Setup of JK:
Design multiplier, start of the top module:
module multiplier (
    output Ready,
    output Valid,
    output [31:0] R,
    input [15:0] X,
    input [15:0] Y,
    input Clk,
    input Rst
);
clock: 15.0 ns
lec_check: 0
abc_area: 0
cap_margin: 35
cell_pad_in_sites_detail_placement: 0
core_margin: 10
core_utilization: 50
cts_cluster_diameter: 260
cts_cluster_size: 98
gpl_routability_driven: 0
hold_slack_margin: -0.1
max_routing_layer: met4
place_density_lb_addon: 0.3
slew_margin: 5
tns_end_percent: 5
run.sh (not shown) runs the stock make flow with config.mk's settings and CLKGATE_MAP_FILE=.
### JK -> MS
-- flow/config.mk --
<<< JK, line 8
export ABC_AREA = 0
>>> MS, line 8
export ABC_AREA = 1
<<< JK, line 11
export CORE_MARGIN = 10
>>> MS, line 11
export CORE_MARGIN = 2
<<< JK, line 16
export HOLD_SLACK_MARGIN = -0.1
>>> MS, line 16
export HOLD_SLACK_MARGIN = 0.24
==> comparison <==
[compare] base=JK new=MS: number of logic stages on the critical path including buffering up about 23%, area share of buffers outside the clock network now smaller, met1 track demand over resource in global routing up 5.8 points.
Setup changes, MS to AL
-- flow/config.mk --
<<< MS, line 8
export ABC_AREA = 1
export CAP_MARGIN = 35
>>> AL, line 8
export ABC_AREA = 0
export CAP_MARGIN = 20
<<< MS, line 12
export CORE_UTILIZATION = 50
export CTS_CLUSTER_DIAMETER = 260
export CTS_CLUSTER_SIZE = 98
>>> AL, line 12
export CORE_UTILIZATION = 72
export CTS_CLUSTER_DIAMETER = 359
export CTS_CLUSTER_SIZE = 59
<<< MS, line 16
export HOLD_SLACK_MARGIN = 0.24
>>> AL, line 16
export HOLD_SLACK_MARGIN = -0.1
<<< MS, line 18
export PLACE_DENSITY_LB_ADDON = 0.3
export SLEW_MARGIN = 5
export TNS_END_PERCENT = 5
>>> AL, line 18
export PLACE_DENSITY_LB_ADDON = 0.0
export SETUP_SLACK_MARGIN = 2.7
export SLEW_MARGIN = 30
export TNS_END_PERCENT = 85
--- outcome ---
AL: it failed with a tool error in 5_1_grt, so there are no final results. From MS to AL the numbers moved as follows: width of the die now smaller; number of buffers inserted by hold repair at cts comparable; fraction of the mapped netlist area in simple logic gates now smaller; part of the Yosys area used for sequential elements now smaller; synthesized area now larger. Measured against AL, the tally of unique sky130hd cells used after synthesis of MS comes out at 0.71 times the reference value. Cell area reported after detailed placement (AL vs. MS) increases by more than 10%. Synthesized chip area reported by yosys, MS and AL, higher one = AL. AL against MS: synthesized cell count increased 17%; floorplan row count decreased 5.
> inputs changed (AL -> TR)
-- flow/config.mk --
<<< AL, line 12
export CORE_UTILIZATION = 72
export CTS_CLUSTER_DIAMETER = 359
export CTS_CLUSTER_SIZE = 59
>>> TR, line 12
export CORE_UTILIZATION = 58
export CTS_CLUSTER_DIAMETER = 119
<<< AL, line 16
export HOLD_SLACK_MARGIN = -0.1
>>> TR, line 15
export HOLD_SLACK_MARGIN = 0.24
<<< AL, line 19
export SETUP_SLACK_MARGIN = 2.7
>>> TR, line 18
export SETUP_SLACK_MARGIN = -0.42
==> flow/constraint.sdc <==
create_clock -name core_clock -period 9.63 [get_ports {Clk}]
set_input_delay 1.9260 -clock core_clock [delete_from_list [all_inputs] [get_ports {Clk}]]
set_output_delay 1.9260 -clock core_clock [all_outputs]
set_load 0.01 [all_outputs]
## What came out
Finished, but not clean: TR, with setup timing. Diff AL..TR | count of buffers inserted at the top-level ports | unchanged. Number of cells after detailed placement on TR is up relative to AL. Diff AL -> TR | placeable core region | up by more than a quarter. TR vs AL, number of post-CTS setup repair buffers went down by 30. Worst setup slack after placement ended up 3.24 ns lower on TR than on AL. Sort AL and TR by die span in y, descending, and TR comes first. Chip area: TR > AL. Side by side, number of standard-cell rows in the floorplan turned out higher in TR than in AL.
#### Input delta (PW over TR)
==> flow/config.mk <==
export PLATFORM = sky130hd
export DESIGN_NAME = multiplier
export DESIGN_NICKNAME = multiplier
export VERILOG_FILES = /design/flow/design.v
export SDC_FILE = /design/flow/constraint.sdc
export NUM_CORES = 4
export LEC_CHECK = 0
export ABC_AREA = 1
export CAP_MARGIN = 20
export CORE_MARGIN = 2
export CORE_UTILIZATION = 69
export SLEW_MARGIN = 20
==> flow/constraint.sdc <==
create_clock -name core_clock -period 8.47 [get_ports {Clk}]
set_input_delay 1.6940 -clock core_clock [delete_from_list [all_inputs] [get_ports {Clk}]]
set_output_delay 1.6940 -clock core_clock [all_outputs]
set_load 0.01 [all_outputs]
### Flow results
As the logs show, PW stopped at 4_1_cts after a tool error, so it never reached the end of the flow.
Delta (PW minus TR): worst slack at placement moved down, die area lost 29%, Yosys chip area down 17%, area fraction in mux cells went down by 1.8 points, core utilization at floorplan shows an increase of 12 points.
Prevailing logic family in the synthesized netlist = adder cells: PW; prevailing logic family in the synthesized netlist = AND-OR/OR-AND gates: TR
Diff TR and PW: fraction of synthesized cell area in xor and xnor cells lower in PW
Synthesized area divided by synthesized cell count of PW falls short of that of TR by a few percent.
